**run.sh**
```bash
#!/bin/bash
# the make line also repeats each setting of config.mk as NAME=value (left out here)
make -C /OpenROAD-flow-scripts/flow DESIGN_CONFIG=/design/flow/config.mk WORK_HOME=/design/flow/orfs CLKGATE_MAP_FILE= finish
```
**config.mk**
```make
export PLATFORM = sky130hd
export DESIGN_NAME = buck_v1_0
export DESIGN_NICKNAME = buck_v1_0
export VERILOG_FILES = /design/flow/design.v
export SDC_FILE = /design/flow/constraint.sdc
export NUM_CORES = 4
export LEC_CHECK = 0
export ABC_AREA = 1
export CAP_MARGIN = 0
export CELL_PAD_IN_SITES_GLOBAL_PLACEMENT = 0
export CORE_MARGIN = 2
export CORE_UTILIZATION = 72
export CTS_CLUSTER_DIAMETER = 342
export CTS_CLUSTER_SIZE = 57
export GPL_ROUTABILITY_DRIVEN = 1
export HOLD_SLACK_MARGIN = 0.29
export MAX_ROUTING_LAYER = met4
export MIN_ROUTING_LAYER = met1
export PLACE_DENSITY_LB_ADDON = 0.0
export SETUP_SLACK_MARGIN = 4.47
export SLEW_MARGIN = 20
export TNS_END_PERCENT = 5
```
**constraint.sdc**
```tcl
create_clock -name core_clock -period 15.0 [get_ports {aclk}]
set_input_delay 3.0000 -clock core_clock [delete_from_list [all_inputs] [get_ports {aclk}]]
set_output_delay 3.0000 -clock core_clock [all_outputs]
set_load 0.01 [all_outputs]
```
**design.v**
```verilog
module buck_v1_0 #(
  parameter model_data_width = 25,
  parameter model_decimal_width = 16
)(
  input aclk, 
  input resetn, 
  input clock_enable,
  input pwm, 
  input signed [model_data_width-1:0] input_voltage,
  input signed [model_data_width-1:0] period_inductor,
  input signed [model_data_width-1:0] period_capacitor,
  input signed [model_data_width-1:0] inverse_resistor,
  output reg signed [model_data_width-1:0] inductor_current,
  output signed [model_data_width-1:0] capacitor_current,
  output signed [model_data_width-1:0] output_current,
  output reg signed [model_data_width-1:0] output_voltage  
);
  wire signed [model_data_width-1:0] voltage_diff;  
  wire signed [(model_data_width*2)-1:0] voltage_diff_intl_2width;  
  wire signed [model_data_width-1:0] voltage_diff_intl;  
  wire signed [(model_data_width*2)-1:0] capacitor_current_intc_2width;  
  wire signed [model_data_width-1:0] capacitor_current_intc;  
  wire signed [(model_data_width*2)-1:0] output_current_2width;  
  assign voltage_diff = pwm? input_voltage - output_voltage: -output_voltage;
  assign voltage_diff_intl_2width = voltage_diff * period_inductor;
  assign voltage_diff_intl = voltage_diff_intl_2width >>> model_decimal_width;
  always @(posedge aclk)
    if (!resetn)
      inductor_current <= 0;
    else 
      if (clock_enable)
        inductor_current <= inductor_current + voltage_diff_intl;
  assign capacitor_current = inductor_current - output_current;
  assign capacitor_current_intc_2width = capacitor_current * period_capacitor;
  assign capacitor_current_intc = capacitor_current_intc_2width >>> model_decimal_width;
  always @(posedge aclk)
    if (!resetn)
      output_voltage <= 0;
    else 
      if (clock_enable)
        output_voltage <= output_voltage + capacitor_current_intc;
  assign output_current_2width = output_voltage * inverse_resistor;
  assign output_current = output_current_2width >>> model_decimal_width;
endmodule
```
==> results of run 1 <==
per-layer routing:
layer | global-route usage | share of wire | up-vias
met2 | 0.8083 | 0.43 | 6139
met5 | - | 0 | -
met1 | 0.6112 | 0.30 | 30724
met3 | 0.2356 | 0.16 | 2692
li1 | - | - | 25800
met4 | 0.4528 | 0.12 | 0
metrics by stage:
| step | worst slack (ps) | hold slack (ps) |
|---|---|---|
| floorplan | -1906 | 513.9 |
| global placement | -3116 | 595.4 |
| detailed placement | -3558 | 610.9 |
| CTS | -2046 | 655.4 |
| global route | -3374 | 699.4 |
| finish | -2846 | 665.9 |
area by class of cell:
cell class	count	area share
Antenna cell	22	0.0006929
Clock buffer	6	0.001622
Sequential cell	50	0.01260
Multi-Input combinational cell	5679	0.7320
Inverter	2531	0.1207
Tap cell	1186	0.01868
Timing Repair Buffer	995	0.1132
Clock inverter	2	0.0004724
repair_timing:
item / in CTS / in global routing
resized: 580 / 503
pin swaps: 250 / 189
endpoints found under the hold margin: 0 / 0
hold buffers: 0 / 0
setup buffers: 74 / 25
gates cloned: 11 / 0
endpoints found under the setup margin: 100 / 100
==> run_results.csv, run 1 <==
group,metric,value,unit
synthesis,synthesis.area_per_instance,7.765,um^2
sta,layout_worst_path_cycle_share,1.190,
synthesis,synthTopCellsByCount,"sky130_fd_sc_hd__inv_1, sky130_fd_sc_hd__nand2_1, sky130_fd_sc_hd__fa_1",
final_layout,mi_logic_area,58160,um^2
synthesis,postSynth.topFlopCell,"sky130_fd_sc_hd__dfxtp_1",
sta,post-route-worst-setup-slack,-2846,ps
synthesis,post_synth_and_or_nand_nor_area_fraction,0.1688,
clocking,worst_setup_hold_path_clk_slew,70,ps
hold_path,hold_path_end,"inductor_current[5]",
worst_setup_path,criticalPathCategory,"in -> reg",
worst_setup_path,critical_path.slowest_cell,"sky130_fd_sc_hd__fa_1",
grt,antenna_violations_before_repair,14,
sta,final_period_demand_of_the_worst_path,17850,ps
placed_design,dp.cells,10331,
sta,worst_slew_margin_rel,0.1562,
sta,timing.setup.tns,-49810,ps
detailed_routing,ant_nets,0,
placed_design,io_buffers,203,
final_layout,final_standard_cell_count_with_taps_included_and_fillers_excluded,10471,
synthesis,post_synth_inst_count,8586,
worst_setup_path,cpLargestDelayFamily,"adder cells",
worst_setup_path,worstSetupEndpointType,"flop",
synthesis,post_synth_xor_area_fraction,0.02102,
worst_setup_path,r2r_slack,-730,ps
synthesis,yosys.stat.seqShare,0.01501,
worst_setup_path,timing.critical_path.slowest_cell_delay,590,ps
placed_design,hpwl_after_detailed_placement,194.8,mm
synthesis,yosys_chip_area,66670,um^2
synthesis,postSynth.asyncResetShare,0,
sta,rsz_0062_raised_after_global_routing,"true",
floorplan,chipHeight,308.3,um
final_layout,fillers,4722,
worst_setup_path,worstSetupStartpointType,"primary input",
grt,grt_pass1_wl,387.1,mm
synthesis,synth.mux.area_fraction,0,
detailed_routing,drtIter0Drc,8793,
detailed_routing,detail_route.wl_per_cell,24.81,um
sta,setup_violation_total_in_the_final_timing_report,25,
synthesis,synth_top_cell_by_area,"sky130_fd_sc_hd__fa_1",
worst_setup_path,cp-endpoint,"output_voltage[24]",
synthesis,top_count_cell_post_synth,"sky130_fd_sc_hd__inv_1",
run_status,result_of_the_run,"finished with violations",
synthesis,post_synth_ao_oa_area_fraction,0.04424,
final_layout,layout.nets,11508,
floorplan,core,91660,um^2
worst_setup_path,critical_path.reg2reg.startpoint,"output_voltage[16]",
synthesis,top_cells_by_area,"sky130_fd_sc_hd__fa_1, sky130_fd_sc_hd__inv_1, sky130_fd_sc_hd__nand2_1",
detailed_routing,detail_route.vias_per_cell,6.242,
clocking,max-clock-path-buffers,2,
worst_setup_path,critical_path.reg2reg.endpoint,"output_voltage[24]",
final_layout,area_used_by_sequential_logic_in_the_layout,1001,um^2
sta,fmaxAchievable,0.05604,GHz
hold_path,min-delay-path-class,"reg -> reg",
detailed_routing,drtPass1Iterations,22,
synthesis,synth_area_in_adders,0.5889,
final_layout,areaGrowthSynthToFinish,19.18,%
worst_setup_path,worst_path_buffer_plus_inverter_count,19,
worst_setup_path,critical-path-top-cell-by-count,"sky130_fd_sc_hd__fa_1",
synthesis,yosys-stat-cells,8586,
synthesis,top_cell_area_share,0.4985,
grt,global_route.usage.total,0.5624,
synthesis,netlist_logic_family_top,"adder cells",
final_layout,post-route-cell-area,79450,um^2
run,log.warning_count,30,
run,drv_cap,0,
clocking,clkLatencyLatePin,310,ps
hold_path,hp-start,"inductor_current[5]",
worst_setup_path,critical_path_peak_fanout,8,
grt,grt_max_degree,71,
clocking,cts.root.buffer_cell,"sky130_fd_sc_hd__clkbuf_16",
floorplan,initCoreUtil,0.7273,
floorplan,rows,111,
sta,fin_skew,11.70,ps
floorplan,floorplan.die.width,308.3,um
synthesis,netlist-cell-type-count,59,
sta,finalHoldViolations,0,
clocking,cts_buffers,5,
detailed_routing,route.vias.total,65355,
synthesis,edf_count,0,
hold_path,worstHoldPathCells,4,
sta,worstMarginPinSlew,1262,ps
detailed_routing,remaining_drc_errors,0,
synthesis,numSynthFlops,50,
detailed_routing,wl,259.8,mm
floorplan,die-area,95040,um^2
grt,grt-ovfl-total,0,
worst_setup_path,cp_data_arrival_time,18040,ps
floorplan,num_io_pins,204,
worst_setup_path,cp-startpoint,"inverse_resistor[1]",
grt,first_global_vias,70480,
run_status,so.violations,"negative setup slack",
clocking,ctsHtreeMaxLevel,2,
worst_setup_path,critical_path_cell_count,75,
placed_design,gpl.final_weighted_congestion,1.074,
worst_setup_path,worst_r2r_path_depth,73,
synthesis,yosysWarnings,1,
placed_design,post_dp_cell_area,74730,um^2
synthesis,mappedNetlistNets,10832,
clocking,cts.sink_count,50,
worst_setup_path,worstPathRequired,15200,ps
sta,timing.final.max_slew_violations,0,
final_layout,layout.core_utilization,0.8668,
synthesis,synthesis.area,66670,um^2
clocking,tritoncts,"yes",
==> run 2, diff against run 1 <==
- CAP_MARGIN: 0 -> 20
- CELL_PAD_IN_SITES_GLOBAL_PLACEMENT: 0 -> 2
- CORE_MARGIN: 2 -> 10
- CORE_UTILIZATION: 72 -> 40
- CTS_CLUSTER_DIAMETER: 342 -> default
- CTS_CLUSTER_SIZE: 57 -> default
- GPL_ROUTABILITY_DRIVEN: 1 -> default
- GPL_TIMING_DRIVEN: default -> 0
- HOLD_SLACK_MARGIN: 0.29 -> default
- MIN_ROUTING_LAYER: met1 -> default
- PLACE_DENSITY_LB_ADDON: 0.0 -> default
- SETUP_SLACK_MARGIN: 4.47 -> default
- SLEW_MARGIN: 20 -> 30
- TNS_END_PERCENT: 5 -> default
- clock period: 15.0 -> 28.0 ns (I/O delays scaled with it)
==> run_results.csv, run 2 <==
group,metric,value,unit
synthesis,edf_count,0,
worst_setup_path,cp_data_arrival_time,25910,ps
final_layout,areaGrowthSynthToFinish,7.228,%
floorplan,rows,149,
run_status,result_of_the_run,"no timing/DRC/antenna violations",
synthesis,synthTopCellsByCount,"sky130_fd_sc_hd__inv_1, sky130_fd_sc_hd__nand2_1, sky130_fd_sc_hd__fa_1",
synthesis,synthesis.area,66670,um^2
synthesis,postSynth.asyncResetShare,0,
run,log.warning_count,29,
synthesis,synth.mux.area_fraction,0,
worst_setup_path,critical-path-top-cell-by-count,"sky130_fd_sc_hd__fa_1",
worst_setup_path,critical_path.slowest_cell,"sky130_fd_sc_hd__clkdlybuf4s50_1",
synthesis,postSynth.topFlopCell,"sky130_fd_sc_hd__dfxtp_1",
detailed_routing,wl,271.6,mm
hold_path,worstHoldPathCells,2,
sta,rsz_0062_raised_after_global_routing,"false",
sta,final_period_demand_of_the_worst_path,25680,ps
worst_setup_path,worstPathRequired,28230,ps
clocking,tritoncts,"yes",
clocking,cts_buffers,5,
clocking,cts.sink_count,50,
synthesis,synth_top_cell_by_area,"sky130_fd_sc_hd__fa_1",
worst_setup_path,criticalPathCategory,"in -> reg",
hold_path,hp-start,"inductor_current[0]",
worst_setup_path,critical_path.reg2reg.endpoint,"output_voltage[24]",
floorplan,num_io_pins,204,
detailed_routing,detail_route.vias_per_cell,5.043,
placed_design,gpl.final_weighted_congestion,0.9952,
final_layout,fillers,17424,
clocking,worst_setup_hold_path_clk_slew,80,ps
synthesis,synth_area_in_adders,0.5889,
detailed_routing,route.vias.total,55293,
synthesis,post_synth_xor_area_fraction,0.02102,
floorplan,floorplan.die.width,428.2,um
clocking,cts.repair_timing.setup_buffer_count,0,
worst_setup_path,timing.critical_path.slowest_cell_delay,1020,ps
sta,timing.setup.tns,0,ps
hold_path,min-delay-path-class,"reg -> reg",
clocking,postCtsResizedCells,0,
clocking,ctsHtreeMaxLevel,2,
clocking,cts.hold.buffers_added,0,
grt,grt_max_degree,18,
sta,worstMarginPinSlew,1232,ps
final_layout,post-route-cell-area,71480,um^2
worst_setup_path,cpLargestDelayFamily,"adder cells",
worst_setup_path,worstSetupEndpointType,"flop",
worst_setup_path,critical_path.reg2reg.startpoint,"output_voltage[21]",
grt,first_global_vias,57659,
placed_design,io_buffers,174,
grt,antenna_violations_before_repair,4,
worst_setup_path,r2r_slack,7010,ps
detailed_routing,remaining_drc_errors,0,
sta,timing.final.max_slew_violations,0,
synthesis,mappedNetlistNets,10832,
synthesis,top_cell_area_share,0.4985,
sta,finalHoldViolations,0,
synthesis,yosys_chip_area,66670,um^2
hold_path,hold_path_end,"inductor_current[0]",
worst_setup_path,worst_r2r_path_depth,73,
synthesis,top_count_cell_post_synth,"sky130_fd_sc_hd__inv_1",
detailed_routing,ant_nets,0,
grt,grt-ovfl-total,0,
synthesis,synthesis.area_per_instance,7.765,um^2
synthesis,yosys.stat.seqShare,0.01501,
synthesis,yosysWarnings,1,
detailed_routing,drtIter0Drc,4513,
synthesis,netlist-cell-type-count,59,
clocking,clkLatencyLatePin,330,ps
worst_setup_path,critical_path_cell_count,73,
worst_setup_path,critical_path_peak_fanout,10,
synthesis,yosys-stat-cells,8586,
worst_setup_path,worstSetupStartpointType,"primary input",
synthesis,numSynthFlops,50,
synthesis,netlist_logic_family_top,"adder cells",
sta,layout_worst_path_cycle_share,0.9173,
floorplan,die-area,183400,um^2
run,drv_cap,0,
clocking,max-clock-path-buffers,2,
clocking,cts.root.buffer_cell,"sky130_fd_sc_hd__clkbuf_16",
synthesis,post_synth_ao_oa_area_fraction,0.04424,
sta,worst_slew_margin_rel,0.1726,
sta,fin_skew,15.47,ps
synthesis,top_cells_by_area,"sky130_fd_sc_hd__fa_1, sky130_fd_sc_hd__inv_1, sky130_fd_sc_hd__nand2_1",
floorplan,initCoreUtil,0.4032,
worst_setup_path,cp-endpoint,"output_voltage[24]",
detailed_routing,drtPass1Iterations,6,
placed_design,post_dp_cell_area,71260,um^2
synthesis,post_synth_inst_count,8586,
grt,grt_pass1_wl,399.8,mm
worst_setup_path,cp-startpoint,"inverse_resistor[1]",
placed_design,hpwl_after_detailed_placement,238.8,mm
detailed_routing,detail_route.wl_per_cell,24.77,um
grt,global_route.usage.total,0.3049,
floorplan,core,165400,um^2
floorplan,chipHeight,428.2,um
sta,fmaxAchievable,0.03893,GHz
final_layout,layout.nets,11016,
synthesis,post_synth_and_or_nand_nor_area_fraction,0.1688,
sta,setup_violation_total_in_the_final_timing_report,0,
worst_setup_path,worst_path_buffer_plus_inverter_count,14,
-- run 2: metal layers --
metal / track usage / up-vias / part of all wire / wire length, um
met5: - / - / 0 / 0
met4: 0.09110 / 0 / 0.039 / 10540
met3: 0.03173 / 278 / 0.062 / 16770
met2: 0.4826 / 1818 / 0.46 / 125300
met1: 0.4138 / 28402 / 0.44 / 119000
li1: - / 24795 / - / -
-- run 2: per-stage QoR --
stage	util	hold slack (ps)	setup slack (ps)	instances
final	0.4323	533.0	2316	10965
after global routing	0.4322	545.0	1449	10960
after CTS	0.4320	527.3	2565	10958
after detailed placement	0.4310	513.7	2263	10950
after global placement	0.4302	506.6	1370	10949
after floorplan	-	513.9	7787	8586
-- run 2: layout make-up --
class                   count  area (um^2)  share of cell area
flip-flops and latches     50         1001             0.01400
multi-input cells        5679        54950              0.7687
clock inverters             3        48.80           0.0006826
well taps                2189         2739             0.03831
repair buffers            177         1774             0.02482
plain buffers             326         1324             0.01852
diodes                      5        12.51           0.0001750
inverters                2531         9510              0.1330
clock buffers               5        125.1            0.001750
==> run 3, diff against run 2 <==
- ABC_AREA: 1 -> 0
- CELL_PAD_IN_SITES_GLOBAL_PLACEMENT: 2 -> default
- CORE_ASPECT_RATIO: default -> 1.45
- CORE_MARGIN: 10 -> 2
- CORE_UTILIZATION: 40 -> 72
- CTS_CLUSTER_DIAMETER: default -> 362
- CTS_CLUSTER_SIZE: default -> 100
- GPL_TIMING_DRIVEN: 0 -> default
- MAX_ROUTING_LAYER: met4 -> default
- PLACE_DENSITY: default -> 0.35
- SETUP_SLACK_MARGIN: default -> 1.49
- SLEW_MARGIN: 30 -> 20
- TNS_END_PERCENT: default -> 5
- clock period: 28.0 -> 14.5 ns (I/O delays scaled with it)
==> run_results.csv, run 3 <==
group,metric,value,unit
clocking,worst_setup_hold_path_clk_slew,80,ps
final_layout,fillers,5170,
detailed_routing,drtIter0Drc,3777,
synthesis,mappedNetlistNets,9456,
run,log.warning_count,32,
grt,grt_max_degree,51,
worst_setup_path,critical_path.reg2reg.endpoint,"output_voltage[24]",
clocking,ctsHtreeMaxLevel,2,
worst_setup_path,cp-startpoint,"inverse_resistor[1]",
sta,finalHoldViolations,0,
worst_setup_path,criticalPathCategory,"in -> reg",
worst_setup_path,worstSetupStartpointType,"primary input",
sta,fmaxAchievable,0.05201,GHz
sta,layout_worst_path_cycle_share,1.326,
synthesis,synth.mux.area_fraction,0.005198,
clocking,clkLatencyLatePin,340,ps
worst_setup_path,cp_data_arrival_time,19490,ps
synthesis,edf_count,0,
synthesis,netlist-cell-type-count,74,
detailed_routing,drtPass1Iterations,8,
detailed_routing,detail_route.wl_per_cell,21.62,um
detailed_routing,route.vias.total,51834,
hold_path,min-delay-path-class,"reg -> reg",
synthesis,postSynth.topFlopCell,"sky130_fd_sc_hd__dfxtp_1",
floorplan,num_io_pins,204,
floorplan,floorplan.die.width,251.7,um
floorplan,chipHeight,363.1,um
run,drv_cap,0,
synthesis,yosys.stat.seqShare,0.01563,
worst_setup_path,worst_path_buffer_plus_inverter_count,19,
synthesis,post_synth_and_or_nand_nor_area_fraction,0.1636,
synthesis,post_synth_xor_area_fraction,0.03228,
worst_setup_path,worstPathRequired,14770,ps
sta,post-route-worst-setup-slack,-4726,ps
sta,rsz_0062_raised_after_global_routing,"true",
sta,setup_violation_total_in_the_final_timing_report,29,
synthesis,synth_area_in_adders,0.6132,
clocking,tritoncts,"yes",
worst_setup_path,cpLargestDelayFamily,"adder cells",
detailed_routing,remaining_drc_errors,0,
hold_path,worstHoldPathCells,2,
synthesis,top_cells_by_area,"sky130_fd_sc_hd__fa_1, sky130_fd_sc_hd__inv_1, sky130_fd_sc_hd__ha_1",
sta,timing.final.max_slew_violations,0,
synthesis,synthTopCellsByCount,"sky130_fd_sc_hd__inv_1, sky130_fd_sc_hd__fa_1, sky130_fd_sc_hd__nand2_1",
final_layout,layout.nets,10038,
synthesis,synthesis.area_per_instance,8.881,um^2
placed_design,gpl.final_weighted_congestion,0.9934,
synthesis,synthesis.area,64030,um^2
synthesis,numSynthFlops,50,
synthesis,postSynth.asyncResetShare,0,
run_status,result_of_the_run,"finished with violations",
worst_setup_path,critical_path_cell_count,77,
floorplan,core,88020,um^2
final_layout,post-route-cell-area,74510,um^2
synthesis,yosys-stat-cells,7210,
detailed_routing,ant_nets,0,
synthesis,yosysWarnings,1,
grt,grt_pass1_wl,301.7,mm
clocking,cts_buffers,5,
sta,worst_slew_margin_rel,0.1460,
placed_design,io_buffers,203,
grt,first_global_vias,57474,
clocking,max-clock-path-buffers,2,
sta,worstMarginPinSlew,1277,ps
synthesis,yosys_chip_area,64030,um^2
sta,timing.setup.tns,-78350,ps
synthesis,synth_top_cell_by_area,"sky130_fd_sc_hd__fa_1",
synthesis,post_synth_ao_oa_area_fraction,0.04024,
worst_setup_path,r2r_slack,-2750,ps
placed_design,post_dp_cell_area,72010,um^2
worst_setup_path,timing.critical_path.slowest_cell_delay,580,ps
placed_design,hpwl_after_detailed_placement,158.0,mm
grt,global_route.usage.total,0.4343,
synthesis,top_cell_area_share,0.5190,
clocking,cts.sink_count,50,
synthesis,top_count_cell_post_synth,"sky130_fd_sc_hd__inv_1",
floorplan,initCoreUtil,0.7275,
worst_setup_path,cp-endpoint,"output_voltage[24]",
grt,grt-ovfl-total,0,
worst_setup_path,worst_r2r_path_depth,74,
floorplan,die-area,91370,um^2
worst_setup_path,critical_path.reg2reg.startpoint,"output_voltage[6]",
worst_setup_path,worstSetupEndpointType,"flop",
sta,final_period_demand_of_the_worst_path,19230,ps
detailed_routing,detail_route.vias_per_cell,5.804,
hold_path,hp-start,"inductor_current[24]",
worst_setup_path,critical-path-top-cell-by-count,"sky130_fd_sc_hd__fa_1",
final_layout,areaGrowthSynthToFinish,16.37,%
synthesis,netlist_logic_family_top,"adder cells",
synthesis,post_synth_inst_count,7210,
worst_setup_path,critical_path.slowest_cell,"sky130_fd_sc_hd__fa_1",
hold_path,hold_path_end,"inductor_current[24]",
sta,fin_skew,6.998,ps
worst_setup_path,critical_path_peak_fanout,12,
clocking,cts.root.buffer_cell,"sky130_fd_sc_hd__clkbuf_16",
final_layout,layout.core_utilization,0.8465,
floorplan,rows,131,
run_status,so.violations,"negative setup slack",
grt,antenna_violations_before_repair,5,
detailed_routing,wl,193.1,mm
==> run 3: repair_timing <==
item                       in CTS  in global routing
setup buffers                  40                 13
gates resized                 330                220
setup endpoints to repair      75                 77
hold buffers                    0                  0
cloned                          7                  5
pin swaps                     148                141
==> run 3: layout make-up <==
class	instances	area, um^2	share of cell area
clock buffers	5	125.1	0.001679
repair buffers	908	8217	0.1103
well taps	1130	1414	0.01898
flip-flops and latches	50	1001	0.01343
clock inverters	3	23.77	0.0003191
inverters	1882	7064	0.09481
multi-input cells	4945	56640	0.7602
diodes	8	20.02	0.0002687
==> run 3: stage by stage <==
stage	setup slack, ps	cells	hold WS, ps
floorplan	-3849	7210	536.1
global placement	-5386	8850	526.1
detailed placement	-5754	8850	542.1
CTS	-4278	8905	562.6
global route	-5328	8923	593.7
finish	-4726	8931	563.7
==> run 3: layer usage <==
layer  global-route usage  part of all wire  vias up
met3               0.1020              0.10      955
met5                    0           0.00013        -
met4               0.2759             0.085        4
met1               0.5078              0.33    26077
met2               0.7239              0.48     2931
li1                     -                 -    21867
==> run 4, diff against run 3 <==
- ABC_AREA: 0 -> 1
- CELL_PAD_IN_SITES_GLOBAL_PLACEMENT: default -> 1
- CORE_ASPECT_RATIO: 1.45 -> default
- CORE_UTILIZATION: 72 -> 34
- CTS_CLUSTER_DIAMETER: 362 -> 41
- CTS_CLUSTER_SIZE: 100 -> 34
- GPL_ROUTABILITY_DRIVEN: default -> 1
- PLACE_DENSITY: 0.35 -> default
- PLACE_DENSITY_LB_ADDON: default -> 0.22
- SETUP_SLACK_MARGIN: 1.49 -> -2.0
- TNS_END_PERCENT: 5 -> 90
- clock period: 14.5 -> 26.9 ns (I/O delays scaled with it)
==> run_results.csv, run 4 <==
group,metric,value,unit
worst_setup_path,critical_path.reg2reg.endpoint,"output_voltage[24]",
worst_setup_path,worstSetupStartpointType,"primary input",
hold_path,worstHoldPathCells,2,
grt,antenna_violations_before_repair,5,
worst_setup_path,critical_path.slowest_cell,"sky130_fd_sc_hd__clkdlybuf4s50_1",
floorplan,core,194800,um^2
grt,global_route.usage.total,0.2503,
sta,worst_slew_margin_rel,0.2500,
synthesis,yosys-stat-cells,8586,
synthesis,post_synth_and_or_nand_nor_area_fraction,0.1688,
synthesis,edf_count,0,
clocking,postCtsResizedCells,0,
detailed_routing,remaining_drc_errors,0,
final_layout,layout.nets,10837,
sta,timing.final.max_slew_violations,0,
worst_setup_path,timing.critical_path.slowest_cell_delay,1110,ps
synthesis,top_cell_area_share,0.4985,
grt,first_global_vias,58323,
floorplan,chipHeight,446.8,um
synthesis,netlist-cell-type-count,59,
sta,fmaxAchievable,0.04050,GHz
floorplan,initCoreUtil,0.3422,
run,drv_cap,0,
detailed_routing,ant_nets,0,
worst_setup_path,cpLargestDelayFamily,"adder cells",
final_layout,areaGrowthSynthToFinish,7.669,%
floorplan,floorplan.die.width,446.8,um
clocking,cts.sink_count,50,
worst_setup_path,worst_path_buffer_plus_inverter_count,14,
hold_path,min-delay-path-class,"reg -> reg",
hold_path,hp-start,"inductor_current[0]",
clocking,ctsHtreeMaxLevel,2,
floorplan,rows,162,
synthesis,yosysWarnings,1,
detailed_routing,route.vias.total,54020,
worst_setup_path,cp-endpoint,"output_voltage[24]",
synthesis,synthesis.area,66670,um^2
clocking,cts.root.buffer_cell,"sky130_fd_sc_hd__clkbuf_16",
worst_setup_path,worst_r2r_path_depth,71,
worst_setup_path,worstPathRequired,27110,ps
synthesis,top_cells_by_area,"sky130_fd_sc_hd__fa_1, sky130_fd_sc_hd__inv_1, sky130_fd_sc_hd__nand2_1",
worst_setup_path,criticalPathCategory,"in -> reg",
synthesis,synth_area_in_adders,0.5889,
worst_setup_path,critical_path.reg2reg.startpoint,"output_voltage[16]",
detailed_routing,drtIter0Drc,3651,
synthesis,numSynthFlops,50,
sta,finalHoldViolations,0,
synthesis,yosys.stat.seqShare,0.01501,
sta,timing.setup.tns,0,ps
worst_setup_path,cp-startpoint,"inverse_resistor[3]",
synthesis,post_synth_ao_oa_area_fraction,0.04424,
run,log.warning_count,27,
clocking,cts.repair_timing.setup_buffer_count,0,
sta,worstMarginPinSlew,1121,ps
clocking,worst_setup_hold_path_clk_slew,80,ps
clocking,clkLatencyLatePin,310,ps
clocking,max-clock-path-buffers,2,
placed_design,io_buffers,203,
synthesis,post_synth_xor_area_fraction,0.02102,
grt,grt-ovfl-total,0,
detailed_routing,drtPass1Iterations,5,
sta,fin_skew,7.059,ps
synthesis,netlist_logic_family_top,"adder cells",
floorplan,die-area,199600,um^2
sta,final_period_demand_of_the_worst_path,24690,ps
detailed_routing,wl,243.0,mm
synthesis,postSynth.topFlopCell,"sky130_fd_sc_hd__dfxtp_1",
grt,grt_pass1_wl,372.5,mm
worst_setup_path,critical_path_peak_fanout,18,
placed_design,hpwl_after_detailed_placement,203.4,mm
worst_setup_path,critical_path_cell_count,72,
synthesis,yosys_chip_area,66670,um^2
synthesis,synthesis.area_per_instance,7.765,um^2
worst_setup_path,cp_data_arrival_time,24910,ps
final_layout,fillers,20772,
placed_design,gpl.final_weighted_congestion,0.9331,
clocking,cts.hold.buffers_added,0,
synthesis,synth_top_cell_by_area,"sky130_fd_sc_hd__fa_1",
sta,layout_worst_path_cycle_share,0.9179,
grt,grt_max_degree,71,
synthesis,post_synth_inst_count,8586,
hold_path,hold_path_end,"inductor_current[0]",
run_status,result_of_the_run,"no timing/DRC/antenna violations",
floorplan,num_io_pins,204,
synthesis,synth.mux.area_fraction,0,
detailed_routing,detail_route.wl_per_cell,21.66,um
clocking,tritoncts,"yes",
worst_setup_path,critical-path-top-cell-by-count,"sky130_fd_sc_hd__fa_1",
worst_setup_path,worstSetupEndpointType,"flop",
synthesis,synthTopCellsByCount,"sky130_fd_sc_hd__inv_1, sky130_fd_sc_hd__nand2_1, sky130_fd_sc_hd__fa_1",
final_layout,layout.core_utilization,0.3685,
sta,setup_violation_total_in_the_final_timing_report,0,
worst_setup_path,r2r_slack,7140,ps
synthesis,top_count_cell_post_synth,"sky130_fd_sc_hd__inv_1",
synthesis,mappedNetlistNets,10832,
clocking,cts_buffers,5,
synthesis,postSynth.asyncResetShare,0,
detailed_routing,detail_route.vias_per_cell,4.816,
sta,rsz_0062_raised_after_global_routing,"false",
[run 4: cell type report]
cell class	instances	area, um^2	area share
clock buffers	5	125.1	0.001743
inverters	2531	9512	0.1325
clock inverters	3	28.78	0.0004009
multi-input cells	5679	54900	0.7649
repair buffers	324	2920	0.04068
diodes	1	2.502	0.00003486
well taps	2624	3283	0.04574
flip-flops and latches	50	1007	0.01403
[run 4: stage by stage]
| stage | instance area, um^2 | setup slack [ps] | cells | hold WS (ps) |
|---|---|---|---|---|
| finish | 71780 | 2208 | 11217 | 529.0 |
| detailed placement | 71620 | 2125 | 11208 | 512.7 |
| global route | 71780 | 1258 | 11217 | 567.1 |
| CTS | 71780 | 2423 | 11216 | 525.2 |
| global placement | 71620 | 1517 | 11208 | 494.7 |
| floorplan | 66670 | 6907 | 8586 | 513.9 |
[run 4: layer usage]
metal	wire length, um	track usage	share of wire	up-vias
li1	-	-	-	24426
met1	104700	0.3333	0.43	27944
met2	118900	0.4338	0.49	1392
met3	9877	0.01523	0.041	256
met4	9551	0.08033	0.039	2
met5	13	0	0.000053	-
==> run 5, diff against run 4 <==
- ABC_AREA: 1 -> default
- CELL_PAD_IN_SITES_GLOBAL_PLACEMENT: 1 -> default
- CORE_UTILIZATION: 34 -> 68
- CTS_CLUSTER_DIAMETER: 41 -> default
- CTS_CLUSTER_SIZE: 34 -> default
- GPL_ROUTABILITY_DRIVEN: 1 -> default
- PLACE_DENSITY: default -> 0.37
- PLACE_DENSITY_LB_ADDON: 0.22 -> default
- SETUP_SLACK_MARGIN: -2.0 -> default
- TNS_END_PERCENT: 90 -> default
- clock period: 26.9 -> 23.3 ns (I/O delays scaled with it)
==> run_results.csv, run 5 <==
group,metric,value,unit
run_status,result_of_the_run,"no timing/DRC/antenna violations",
detailed_routing,detail_route.vias_per_cell,5.602,
grt,grt_max_degree,51,
floorplan,floorplan.die.width,310.9,um
clocking,cts.repair_timing.setup_buffer_count,0,
synthesis,top_cells_by_area,"sky130_fd_sc_hd__fa_1, sky130_fd_sc_hd__inv_1, sky130_fd_sc_hd__ha_1",
clocking,cts.sink_count,50,
grt,grt_pass1_wl,278.9,mm
worst_setup_path,critical-path-top-cell-by-count,"sky130_fd_sc_hd__fa_1",
synthesis,edf_count,0,
detailed_routing,wl,169.6,mm
worst_setup_path,r2r_slack,4930,ps
detailed_routing,ant_nets,0,
synthesis,synth.mux.area_fraction,0.005198,
sta,fin_skew,8.387,ps
grt,antenna_violations_before_repair,4,
synthesis,numSynthFlops,50,
worst_setup_path,cpLargestDelayFamily,"adder cells",
sta,worstMarginPinSlew,1212,ps
placed_design,dp.cells,8464,
synthesis,postSynth.asyncResetShare,0,
synthesis,post_synth_ao_oa_area_fraction,0.04024,
worst_setup_path,criticalPathCategory,"in -> reg",
worst_setup_path,timing.critical_path.slowest_cell_delay,690,ps
final_layout,final_standard_cell_count_with_taps_included_and_fillers_excluded,8475,
hold_path,hold_path_end,"output_voltage[14]",
grt,first_global_vias,51586,
detailed_routing,drtPass1Iterations,5,
synthesis,yosys.stat.seqShare,0.01563,
hold_path,min-delay-path-class,"reg -> reg",
final_layout,layout.nets,9464,
worst_setup_path,worstSetupEndpointType,"flop",
clocking,tritoncts,"yes",
worst_setup_path,worstSetupStartpointType,"primary input",
synthesis,synth_top_cell_by_area,"sky130_fd_sc_hd__fa_1",
run,drv_cap,0,
detailed_routing,detail_route.wl_per_cell,20.01,um
synthesis,post_synth_and_or_nand_nor_area_fraction,0.1636,
floorplan,rows,112,
grt,grt-ovfl-total,0,
grt,global_route.usage.total,0.3692,
floorplan,chipHeight,310.9,um
worst_setup_path,critical_path.reg2reg.startpoint,"output_voltage[8]",
final_layout,layout.core_utilization,0.7272,
synthesis,yosys-stat-cells,7210,
sta,setup_violation_total_in_the_final_timing_report,0,
sta,final_period_demand_of_the_worst_path,22410,ps
sta,timing.final.max_slew_violations,0,
worst_setup_path,worst_path_buffer_plus_inverter_count,11,
sta,finalHoldViolations,0,
worst_setup_path,worstPathRequired,23560,ps
sta,rsz_0062_raised_after_global_routing,"false",
synthesis,mappedNetlistNets,9456,
synthesis,synthesis.area,64030,um^2
worst_setup_path,worst_r2r_path_depth,70,
synthesis,synth_area_in_adders,0.6132,
synthesis,top_count_cell_post_synth,"sky130_fd_sc_hd__inv_1",
detailed_routing,route.vias.total,47481,
sta,fmaxAchievable,0.04462,GHz
hold_path,worstHoldPathCells,2,
final_layout,areaGrowthSynthToFinish,5.997,%
synthesis,yosys_chip_area,64030,um^2
clocking,cts_buffers,5,
worst_setup_path,critical_path.slowest_cell,"sky130_fd_sc_hd__clkdlybuf4s50_1",
worst_setup_path,cp_data_arrival_time,22670,ps
synthesis,post_synth_inst_count,7210,
detailed_routing,remaining_drc_errors,0,
placed_design,io_buffers,203,
synthesis,netlist-cell-type-count,74,
synthesis,postSynth.topFlopCell,"sky130_fd_sc_hd__dfxtp_1",
clocking,cts.root.buffer_cell,"sky130_fd_sc_hd__clkbuf_16",
floorplan,num_io_pins,204,
sta,layout_worst_path_cycle_share,0.9618,
hold_path,hp-start,"output_voltage[14]",
clocking,max-clock-path-buffers,2,
placed_design,hpwl_after_detailed_placement,141.1,mm
floorplan,core,93330,um^2
synthesis,synthesis.area_per_instance,8.881,um^2
floorplan,die-area,96630,um^2
sta,worst_slew_margin_rel,0.1893,
floorplan,initCoreUtil,0.6861,
placed_design,gpl.final_weighted_congestion,0.9310,
worst_setup_path,cp-startpoint,"inverse_resistor[12]",
synthesis,top_cell_area_share,0.5190,
worst_setup_path,critical_path_peak_fanout,23,
clocking,clkLatencyLatePin,340,ps
synthesis,synthTopCellsByCount,"sky130_fd_sc_hd__inv_1, sky130_fd_sc_hd__fa_1, sky130_fd_sc_hd__nand2_1",
synthesis,netlist_logic_family_top,"adder cells",
worst_setup_path,critical_path.reg2reg.endpoint,"output_voltage[24]",
synthesis,yosysWarnings,1,
worst_setup_path,critical_path_cell_count,71,
worst_setup_path,cp-endpoint,"output_voltage[24]",
synthesis,post_synth_xor_area_fraction,0.03228,
sta,hold-worst-slack,574.2,ps
sta,timing.setup.tns,0,ps
clocking,worst_setup_hold_path_clk_slew,70,ps
detailed_routing,drtIter0Drc,3245,
run,log.warning_count,29,
clocking,ctsHtreeMaxLevel,2,
## run 5: layer usage
layer  track usage  wire length [um]
met1        0.5169             68230
met2        0.5849             78610
met3       0.07551             16510
met4        0.1162              6197
met5             0                13
## run 5: final cells by class
type,instances,area (um^2)
multi-input combinational,4945,55000
timing repair buffer,334,3055
tap,1254,1569
fill,7389,25460
antenna,3,7.507
clock inverter,1,30.03
inverter,1882,7064
sequential,50,1001
clock buffer,6,138.9
## run 5: per-stage QoR
step                setup slack (ps)  cell area [um^2]
floorplan                       2126             64030
global placement               510.4             67610
detailed placement             272.7             67610
CTS                            571.9             67780
global route                   18.85             67870
finish                         890.7             67870
## run 5: timing repair
item,CTS,global route
hold buffers,0,0
gates resized,0,31
setup endpoints to repair,0,1
==> run 6, diff against run 5 <==
- ABC_AREA: default -> 1
- CELL_PAD_IN_SITES_GLOBAL_PLACEMENT: default -> 2
- CORE_MARGIN: 2 -> 9
- CORE_UTILIZATION: 68 -> 40
- CTS_CLUSTER_DIAMETER: default -> 391
- CTS_CLUSTER_SIZE: default -> 47
- GPL_TIMING_DRIVEN: default -> 1
- MAX_ROUTING_LAYER: default -> met4
- PLACE_DENSITY: 0.37 -> default
- TNS_END_PERCENT: default -> 80
- clock period: 23.3 -> 28.0 ns (I/O delays scaled with it)
==> run_results.csv, run 6 <==
group,metric,value,unit
sta,fmaxAchievable,0.04112,GHz
detailed_routing,drtPass1Iterations,6,
detailed_routing,route.vias.total,53605,
detailed_routing,ant_nets,0,
run,drv_cap,0,
worst_setup_path,cpLargestDelayFamily,"adder cells",
clocking,cts.hold.buffers_added,0,
synthesis,mappedNetlistNets,10832,
detailed_routing,detail_route.vias_per_cell,4.971,
clocking,postCtsResizedCells,0,
detailed_routing,remaining_drc_errors,0,
synthesis,yosys-stat-cells,8586,
sta,rsz_0062_raised_after_global_routing,"false",
clocking,cts.root.buffer_cell,"sky130_fd_sc_hd__clkbuf_16",
detailed_routing,detail_route.wl_per_cell,22.77,um
synthesis,yosys.stat.seqShare,0.01501,
worst_setup_path,critical_path_peak_fanout,24,
worst_setup_path,cp-startpoint,"inverse_resistor[1]",
grt,grt_max_degree,71,
synthesis,post_synth_ao_oa_area_fraction,0.04424,
worst_setup_path,critical-path-top-cell-by-count,"sky130_fd_sc_hd__fa_1",
placed_design,io_buffers,203,
synthesis,synth_top_cell_by_area,"sky130_fd_sc_hd__fa_1",
sta,fin_skew,15.09,ps
sta,finalHoldViolations,0,
clocking,cts.sink_count,50,
worst_setup_path,critical_path.slowest_cell,"sky130_fd_sc_hd__nor4_1",
clocking,worst_setup_hold_path_clk_slew,90,ps
synthesis,synthesis.area_per_instance,7.765,um^2
final_layout,areaGrowthSynthToFinish,6.803,%
worst_setup_path,cp-endpoint,"output_voltage[24]",
worst_setup_path,worstSetupEndpointType,"flop",
clocking,cts_buffers,5,
hold_path,min-delay-path-class,"reg -> reg",
grt,global_route.usage.total,0.2843,
worst_setup_path,worstSetupStartpointType,"primary input",
floorplan,initCoreUtil,0.4032,
synthesis,numSynthFlops,50,
worst_setup_path,cp_data_arrival_time,24550,ps
grt,grt-ovfl-total,0,
synthesis,netlist_logic_family_top,"adder cells",
grt,first_global_vias,58464,
worst_setup_path,criticalPathCategory,"in -> reg",
sta,worst_slew_margin_rel,0.2719,
grt,antenna_violations_before_repair,3,
clocking,max-clock-path-buffers,2,
worst_setup_path,critical_path.reg2reg.endpoint,"output_voltage[24]",
detailed_routing,drtIter0Drc,3467,
synthesis,yosys_chip_area,66670,um^2
synthesis,top_cell_area_share,0.4985,
run,log.warning_count,29,
floorplan,rows,149,
synthesis,yosysWarnings,1,
floorplan,die-area,181700,um^2
placed_design,gpl.final_weighted_congestion,0.9332,
hold_path,worstHoldPathCells,2,
sta,setup_violation_total_in_the_final_timing_report,0,
synthesis,post_synth_xor_area_fraction,0.02102,
synthesis,post_synth_inst_count,8586,
final_layout,layout.nets,10838,
floorplan,chipHeight,426.2,um
sta,worstMarginPinSlew,1091,ps
worst_setup_path,worstPathRequired,28230,ps
hold_path,hold_path_end,"inductor_current[0]",
clocking,cts.repair_timing.setup_buffer_count,0,
synthesis,postSynth.topFlopCell,"sky130_fd_sc_hd__dfxtp_1",
synthesis,post_synth_and_or_nand_nor_area_fraction,0.1688,
synthesis,edf_count,0,
synthesis,top_cells_by_area,"sky130_fd_sc_hd__fa_1, sky130_fd_sc_hd__inv_1, sky130_fd_sc_hd__nand2_1",
synthesis,synth_area_in_adders,0.5889,
sta,final_period_demand_of_the_worst_path,24320,ps
worst_setup_path,worst_path_buffer_plus_inverter_count,16,
final_layout,fillers,17263,
worst_setup_path,critical_path_cell_count,71,
worst_setup_path,timing.critical_path.slowest_cell_delay,760,ps
synthesis,postSynth.asyncResetShare,0,
hold_path,hp-start,"inductor_current[0]",
synthesis,synthesis.area,66670,um^2
worst_setup_path,critical_path.reg2reg.startpoint,"output_voltage[13]",
placed_design,hpwl_after_detailed_placement,206.2,mm
detailed_routing,wl,245.6,mm
run_status,result_of_the_run,"no timing/DRC/antenna violations",
synthesis,netlist-cell-type-count,59,
synthesis,synthTopCellsByCount,"sky130_fd_sc_hd__inv_1, sky130_fd_sc_hd__nand2_1, sky130_fd_sc_hd__fa_1",
floorplan,core,165400,um^2
sta,timing.setup.tns,0,ps
clocking,clkLatencyLatePin,330,ps
synthesis,synth.mux.area_fraction,0,
sta,layout_worst_path_cycle_share,0.8685,
synthesis,top_count_cell_post_synth,"sky130_fd_sc_hd__inv_1",
grt,grt_pass1_wl,376.7,mm
worst_setup_path,worst_r2r_path_depth,69,
floorplan,num_io_pins,204,
worst_setup_path,r2r_slack,8780,ps
floorplan,floorplan.die.width,426.2,um
clocking,tritoncts,"yes",
sta,timing.final.max_slew_violations,0,
clocking,ctsHtreeMaxLevel,2,
-- run 6: metrics by stage --
stage               hold slack, ps  setup WS [ps]  instances  instance area (um^2)    util
CTS                          541.4           3328      10781                 71200  0.4306
finish                       541.6           3683      10783                 71200  0.4306
global placement             520.7           2942      10773                 71050  0.4297
floorplan                    513.9           7787       8586                 66670       -
global route                 577.2           2455      10783                 71200  0.4306
detailed placement           527.1           3018      10773                 71050  0.4297
-- run 6: metal layers --
metal  track usage  wire, um  up-vias
met4       0.06133      6825        0
met2        0.4964    124400     1187
met3       0.01764      8722      241
li1              -         -    24409
met5             -         0        -
met1        0.3656    105600    27768
-- run 6: cell type report --
type,instances,area [um^2],share of cell area
flip-flops and latches,50,1006,0.01413
repair buffers,325,2910,0.04087
clock buffers,5,125.1,0.001757
clock inverters,3,28.78,0.0004042
inverters,2531,9510,0.1336
diodes,1,2.502,0.00003515
multi-input cells,5679,54880,0.7708
well taps,2189,2739,0.03847
==> run 7, diff against run 6 <==
- CAP_MARGIN: 20 -> 0
- CELL_PAD_IN_SITES_DETAIL_PLACEMENT: default -> 2
- CELL_PAD_IN_SITES_GLOBAL_PLACEMENT: 2 -> 1
- CORE_ASPECT_RATIO: default -> 0.56
- CORE_MARGIN: 9 -> 2
- CORE_UTILIZATION: 40 -> 36
- CTS_CLUSTER_DIAMETER: 391 -> 122
- CTS_CLUSTER_SIZE: 47 -> 34
- GPL_TIMING_DRIVEN: 1 -> default
- MAX_ROUTING_LAYER: met4 -> default
- PLACE_DENSITY_LB_ADDON: default -> 0.26
- SETUP_SLACK_MARGIN: default -> 4.76
- TNS_END_PERCENT: 80 -> default
- clock period: 28.0 -> 27.5 ns (I/O delays scaled with it)
==> run_results.csv, run 7 <==
group,metric,value,unit
run_status,result_of_the_run,"no timing/DRC/antenna violations",
hold_path,hp-start,"inductor_current[24]",
final_layout,post-route-cell-area,73210,um^2
placed_design,gpl.final_weighted_congestion,0.9861,
placed_design,io_buffers,203,
worst_setup_path,r2r_slack,9690,ps
clocking,clkLatencyLatePin,320,ps
sta,fin_skew,9.220,ps
worst_setup_path,critical_path.reg2reg.endpoint,"output_voltage[24]",
clocking,ctsHtreeMaxLevel,2,
hold_path,worstHoldPathCells,3,
clocking,tritoncts,"yes",
synthesis,top_count_cell_post_synth,"sky130_fd_sc_hd__inv_1",
floorplan,num_io_pins,204,
worst_setup_path,worstSetupStartpointType,"primary input",
worst_setup_path,criticalPathCategory,"in -> reg",
floorplan,chipHeight,326.0,um
synthesis,netlist-cell-type-count,59,
worst_setup_path,cpLargestDelayFamily,"adder cells",
synthesis,post_synth_ao_oa_area_fraction,0.04424,
detailed_routing,detail_route.wl_per_cell,28.69,um
clocking,cts.root.buffer_cell,"sky130_fd_sc_hd__clkbuf_16",
sta,setup_violation_total_in_the_final_timing_report,0,
sta,layout_worst_path_cycle_share,0.8125,
detailed_routing,route.vias.total,59751,
detailed_routing,remaining_drc_errors,0,
sta,fmaxAchievable,0.04476,GHz
run,drv_cap,0,
grt,global_route.usage.total,0.3386,
floorplan,floorplan.die.width,579.1,um
worst_setup_path,critical_path_cell_count,69,
synthesis,synthesis.area_per_instance,7.765,um^2
synthesis,post_synth_inst_count,8586,
clocking,worst_setup_hold_path_clk_slew,80,ps
synthesis,synthesis.area,66670,um^2
detailed_routing,wl,319.6,mm
synthesis,post_synth_and_or_nand_nor_area_fraction,0.1688,
hold_path,hold_path_end,"inductor_current[24]",
synthesis,post_synth_xor_area_fraction,0.02102,
worst_setup_path,cp-endpoint,"output_voltage[24]",
floorplan,rows,118,
synthesis,numSynthFlops,50,
synthesis,edf_count,0,
sta,timing.setup.tns,0,ps
synthesis,synthTopCellsByCount,"sky130_fd_sc_hd__inv_1, sky130_fd_sc_hd__nand2_1, sky130_fd_sc_hd__fa_1",
worst_setup_path,critical_path.reg2reg.startpoint,"output_voltage[13]",
detailed_routing,ant_nets,0,
grt,first_global_vias,67947,
synthesis,mappedNetlistNets,10832,
floorplan,core,184400,um^2
clocking,cts.hold.buffers_added,0,
synthesis,yosys.stat.seqShare,0.01501,
final_layout,layout.nets,10914,
clocking,cts.sink_count,50,
worst_setup_path,worstPathRequired,27750,ps
worst_setup_path,timing.critical_path.slowest_cell_delay,730,ps
clocking,cts_buffers,5,
grt,grt_max_degree,71,
synthesis,synth_area_in_adders,0.5889,
synthesis,postSynth.topFlopCell,"sky130_fd_sc_hd__dfxtp_1",
synthesis,yosysWarnings,1,
worst_setup_path,cp-startpoint,"inverse_resistor[12]",
placed_design,hpwl_after_detailed_placement,269.4,mm
final_layout,areaGrowthSynthToFinish,9.808,%
sta,rsz_0062_raised_after_global_routing,"false",
sta,worst_slew_margin_rel,0.2363,
floorplan,die-area,188800,um^2
detailed_routing,drtIter0Drc,5513,
placed_design,post_dp_cell_area,71480,um^2
hold_path,min-delay-path-class,"reg -> reg",
worst_setup_path,worst_r2r_path_depth,66,
worst_setup_path,critical_path_peak_fanout,25,
worst_setup_path,critical_path.slowest_cell,"sky130_fd_sc_hd__fa_1",
synthesis,yosys-stat-cells,8586,
grt,antenna_violations_before_repair,20,
run,log.warning_count,27,
synthesis,top_cell_area_share,0.4985,
sta,final_period_demand_of_the_worst_path,22340,ps
synthesis,netlist_logic_family_top,"adder cells",
sta,finalHoldViolations,0,
grt,grt_pass1_wl,466.1,mm
synthesis,yosys_chip_area,66670,um^2
synthesis,postSynth.asyncResetShare,0,
synthesis,top_cells_by_area,"sky130_fd_sc_hd__fa_1, sky130_fd_sc_hd__inv_1, sky130_fd_sc_hd__nand2_1",
synthesis,synth_top_cell_by_area,"sky130_fd_sc_hd__fa_1",
worst_setup_path,critical-path-top-cell-by-count,"sky130_fd_sc_hd__fa_1",
worst_setup_path,worst_path_buffer_plus_inverter_count,16,
synthesis,synth.mux.area_fraction,0,
worst_setup_path,cp_data_arrival_time,22590,ps
grt,grt-ovfl-total,0,
detailed_routing,detail_route.vias_per_cell,5.364,
clocking,max-clock-path-buffers,2,
sta,worstMarginPinSlew,1142,ps
sta,timing.final.max_slew_violations,0,
worst_setup_path,worstSetupEndpointType,"flop",
detailed_routing,drtPass1Iterations,5,
floorplan,initCoreUtil,0.3615,
-- run 7: timing repair --
action | in CTS | in global routing
cloned | 0 | 1
pin swaps | 10 | 19
setup endpoints to repair | 20 | 13
gates resized | 80 | 135
buffers inserted | 22 | 47
-- run 7: final cells by class --
class,instances,area (um^2)
inverters,2531,9565
repair buffers,400,3679
well taps,2460,3078
fillers,21077,111200
multi-input cells,5680,55700
clock inverters,3,28.78
diodes,11,27.53
flip-flops and latches,50,1001
clock buffers,5,125.1
-- run 7: metal layers --
layer | GRT usage | wire (um)
met1 | 0.4870 | 141300
met2 | 0.4933 | 135200
met3 | 0.1106 | 35810
met4 | 0.07011 | 7138
met5 | 0.005973 | 213
-- run 7: per-stage QoR --
stage / hold WS, ps / setup WS [ps] / utilization / cells
6_report: 672.4 / 5156 / 0.3970 / 11140
5_1_grt: 733.5 / 4548 / 0.3969 / 11137
4_1_cts: 671.7 / 4775 / 0.3912 / 11081
3_5_place_dp: 650.0 / 1907 / 0.3876 / 11051
3_3_place_gp: 631.0 / 2420 / 0.3876 / 11051
2_1_floorplan: 513.9 / 7387 / - / 8586
==> run 8, diff against run 7 <==
- CELL_PAD_IN_SITES_GLOBAL_PLACEMENT: 1 -> 2
- CORE_ASPECT_RATIO: 0.56 -> default
- CORE_MARGIN: 2 -> 6
- CORE_UTILIZATION: 36 -> 54
- CTS_CLUSTER_DIAMETER: 122 -> 297
- CTS_CLUSTER_SIZE: 34 -> default
- GPL_ROUTABILITY_DRIVEN: default -> 1
- GPL_TIMING_DRIVEN: default -> 0
- HOLD_SLACK_MARGIN: default -> 0.19
- MAX_ROUTING_LAYER: default -> met4
- MIN_ROUTING_LAYER: default -> met1
- PLACE_DENSITY_LB_ADDON: 0.26 -> 0.16
- SETUP_SLACK_MARGIN: 4.76 -> 0.93
- TNS_END_PERCENT: default -> 80
- clock period: 27.5 -> 19.4 ns (I/O delays scaled with it)
==> run_results.csv, run 8 <==
group,metric,value,unit
run_status,result_of_the_run,"stopped before the end",
run_status,flow.stopped_at,"global placement (3_3_place_gp)",
run_status,stop_error,"[ERROR FLW-0024] Place density exceeds 1.0 (current PLACE_DENSITY_LB_ADDON =  0.16). Please check if the value of  PLACE_DENSITY_LB_ADDON is between 0 and 0.99.",
synthesis,yosys-stat-cells,8586,
synthesis,postSynth.topFlopCell,"sky130_fd_sc_hd__dfxtp_1",
synthesis,synthesis.area,66670,um^2
synthesis,post_synth_xor_area_fraction,0.02102,
synthesis,post_synth_ao_oa_area_fraction,0.04424,
floorplan,floorplan.die.width,363.4,um
synthesis,postSynth.asyncResetShare,0,
synthesis,post_synth_and_or_nand_nor_area_fraction,0.1688,
synthesis,synth_area_in_adders,0.5889,
synthesis,synthesis.area_per_instance,7.765,um^2
floorplan,rows,128,
synthesis,top_count_cell_post_synth,"sky130_fd_sc_hd__inv_1",
synthesis,synth.mux.area_fraction,0,
synthesis,yosys.stat.seqShare,0.01501,
synthesis,mappedNetlistNets,10832,
synthesis,edf_count,0,
floorplan,num_io_pins,204,
synthesis,yosysWarnings,1,
synthesis,top_cell_area_share,0.4985,
synthesis,numSynthFlops,50,
floorplan,initCoreUtil,0.5463,
synthesis,yosys_chip_area,66670,um^2
synthesis,netlist-cell-type-count,59,
floorplan,die-area,132000,um^2
synthesis,top_cells_by_area,"sky130_fd_sc_hd__fa_1, sky130_fd_sc_hd__inv_1, sky130_fd_sc_hd__nand2_1",
synthesis,post_synth_inst_count,8586,
synthesis,synth_top_cell_by_area,"sky130_fd_sc_hd__fa_1",
floorplan,chipHeight,363.4,um
synthesis,netlist_logic_family_top,"adder cells",
synthesis,synthTopCellsByCount,"sky130_fd_sc_hd__inv_1, sky130_fd_sc_hd__nand2_1, sky130_fd_sc_hd__fa_1",
floorplan,core,122000,um^2
==> run 9, diff against run 8 <==
- ABC_AREA: 1 -> default
- CAP_MARGIN: 0 -> 20
- CELL_PAD_IN_SITES_DETAIL_PLACEMENT: 2 -> default
- CELL_PAD_IN_SITES_GLOBAL_PLACEMENT: 2 -> default
- CORE_MARGIN: 6 -> 2
- CORE_UTILIZATION: 54 -> 39
- CTS_CLUSTER_DIAMETER: 297 -> default
- GPL_ROUTABILITY_DRIVEN: 1 -> default
- GPL_TIMING_DRIVEN: 0 -> default
- HOLD_SLACK_MARGIN: 0.19 -> default
- MAX_ROUTING_LAYER: met4 -> default
- MIN_ROUTING_LAYER: met1 -> default
- PLACE_DENSITY_LB_ADDON: 0.16 -> default
- SETUP_SLACK_MARGIN: 0.93 -> default
- TNS_END_PERCENT: 80 -> default
- clock period: 19.4 -> 42.7 ns (I/O delays scaled with it)
==> run_results.csv, run 9 <==
group,metric,value,unit
run_status,result_of_the_run,"no timing/DRC/antenna violations",
hold_path,hold_path_end,"inductor_current[12]",
worst_setup_path,cp-endpoint,"capacitor_current[24]",
detailed_routing,wl,187.6,mm
placed_design,io_buffers,203,
clocking,cts.hold.buffers_added,0,
floorplan,num_io_pins,204,
final_layout,final_standard_cell_count_with_taps_included_and_fillers_excluded,9391,
synthesis,synthesis.area,64030,um^2
clocking,max-clock-path-buffers,2,
floorplan,core,163000,um^2
hold_path,worstHoldPathCells,2,
worst_setup_path,r2r_slack,23000,ps
sta,rsz_0062_raised_after_global_routing,"false",
synthesis,synth_top_cell_by_area,"sky130_fd_sc_hd__fa_1",
detailed_routing,remaining_drc_errors,0,
worst_setup_path,cp_data_arrival_time,20130,ps
synthesis,netlist-cell-type-count,74,
placed_design,hpwl_after_detailed_placement,151.3,mm
synthesis,post_synth_and_or_nand_nor_area_fraction,0.1636,
grt,grt_max_degree,51,
worst_setup_path,cp-startpoint,"inverse_resistor[1]",
synthesis,top_cells_by_area,"sky130_fd_sc_hd__fa_1, sky130_fd_sc_hd__inv_1, sky130_fd_sc_hd__ha_1",
synthesis,yosys.stat.seqShare,0.01563,
grt,grt-ovfl-total,0,
worst_setup_path,critical_path.reg2reg.startpoint,"output_voltage[6]",
placed_design,preCtsSetupSlack,14040,ps
worst_setup_path,critical_path_peak_fanout,24,
synthesis,post_synth_ao_oa_area_fraction,0.04024,
floorplan,initCoreUtil,0.3929,
final_layout,area_used_by_sequential_logic_in_the_layout,1001,um^2
sta,finalHoldViolations,0,
detailed_routing,drtPass1Iterations,8,
sta,worstMarginPinSlew,1150,ps
final_layout,layout.nets,9459,
worst_setup_path,worst_r2r_path_depth,75,
synthesis,yosys-stat-cells,7210,
worst_setup_path,critical-path-top-cell-by-count,"sky130_fd_sc_hd__fa_1",
sta,fmaxAchievable,0.03488,GHz
clocking,ctsHtreeMaxLevel,2,
sta,worst_slew_margin_rel,0.2310,
worst_setup_path,critical_path.reg2reg.endpoint,"output_voltage[24]",
hold_path,min-delay-path-class,"reg -> reg",
synthesis,top_count_cell_post_synth,"sky130_fd_sc_hd__inv_1",
synthesis,yosys_chip_area,64030,um^2
worst_setup_path,worstSetupEndpointType,"primary output",
detailed_routing,detail_route.vias_per_cell,5.007,
grt,first_global_vias,51857,
synthesis,postSynth.topFlopCell,"sky130_fd_sc_hd__dfxtp_1",
worst_setup_path,timing.critical_path.slowest_cell_delay,960,ps
detailed_routing,route.vias.total,47022,
sta,layout_worst_path_cycle_share,0.6713,
sta,hold-worst-slack,621.0,ps
detailed_routing,detail_route.wl_per_cell,19.98,um
run,drv_cap,0,
sta,timing.setup.tns,0,ps
floorplan,chipHeight,409.2,um
clocking,cts.sink_count,50,
floorplan,floorplan.die.width,409.2,um
clocking,postCtsResizedCells,0,
synthesis,synth.mux.area_fraction,0.005198,
sta,fin_skew,14.62,ps
sta,post-route-worst-setup-slack,14030,ps
synthesis,postSynth.asyncResetShare,0,
detailed_routing,drtIter0Drc,3170,
synthesis,synthesis.area_per_instance,8.881,um^2
worst_setup_path,cpLargestDelayFamily,"AND-OR/OR-AND gates",
synthesis,edf_count,0,
worst_setup_path,worstSetupStartpointType,"primary input",
sta,setup_violation_total_in_the_final_timing_report,0,
grt,antenna_violations_before_repair,17,
placed_design,dp.cells,9381,
final_layout,fillers,16146,
detailed_routing,ant_nets,0,
hold_path,hp-start,"inductor_current[12]",
clocking,cts_buffers,5,
floorplan,rows,148,
worst_setup_path,worst_path_buffer_plus_inverter_count,9,
run,log.warning_count,27,
worst_setup_path,worstPathRequired,34160,ps
synthesis,post_synth_inst_count,7210,
worst_setup_path,critical_path.slowest_cell,"sky130_fd_sc_hd__a221oi_1",
sta,timing.final.max_slew_violations,0,
synthesis,post_synth_xor_area_fraction,0.03228,
grt,global_route.usage.total,0.2312,
grt,grt_pass1_wl,300.3,mm
clocking,tritoncts,"yes",
synthesis,synthTopCellsByCount,"sky130_fd_sc_hd__inv_1, sky130_fd_sc_hd__fa_1, sky130_fd_sc_hd__nand2_1",
clocking,cts.root.buffer_cell,"sky130_fd_sc_hd__clkbuf_16",
synthesis,synth_area_in_adders,0.6132,
floorplan,die-area,167400,um^2
worst_setup_path,criticalPathCategory,"in -> out",
placed_design,gpl.final_weighted_congestion,0.8950,
synthesis,netlist_logic_family_top,"adder cells",
clocking,cts.repair_timing.setup_buffer_count,0,
clocking,clkLatencyLatePin,330,ps
worst_setup_path,critical_path_cell_count,40,
final_layout,areaGrowthSynthToFinish,7.598,%
synthesis,yosysWarnings,1,
sta,final_period_demand_of_the_worst_path,28670,ps
synthesis,mappedNetlistNets,9456,
synthesis,top_cell_area_share,0.5190,
final_layout,mi_logic_area,54980,um^2
clocking,worst_setup_hold_path_clk_slew,90,ps
synthesis,numSynthFlops,50,
==> run 9: layer usage <==
| metal | part of all wire | routed length [um] | up-vias | track usage |
|---|---|---|---|---|
| li1 | - | - | 20686 | - |
| met1 | 0.44 | 82580 | 24611 | 0.3273 |
| met2 | 0.46 | 86150 | 1522 | 0.3749 |
| met3 | 0.079 | 14890 | 197 | 0.03698 |
| met4 | 0.021 | 3965 | 6 | 0.04729 |
| met5 | 0.00021 | 40 | - | 0 |
==> run 9: cell type report <==
type,count,share of cell area
multi-input cells,4945,0.7980
inverters,1882,0.1025
repair buffers,329,0.04286
well taps,2175,0.03950
flip-flops and latches,50,0.01453
clock buffers,5,0.001816
clock inverters,3,0.0006901
diodes,2,0.00007265
==> run 9: stage by stage <==
stage | area (um^2) | util
2_1_floorplan | 64030 | -
3_3_place_gp | 68730 | 0.4218
3_5_place_dp | 68730 | 0.4217
4_1_cts | 68900 | 0.4228
5_1_grt | 68890 | 0.4228
6_report | 68890 | 0.4228
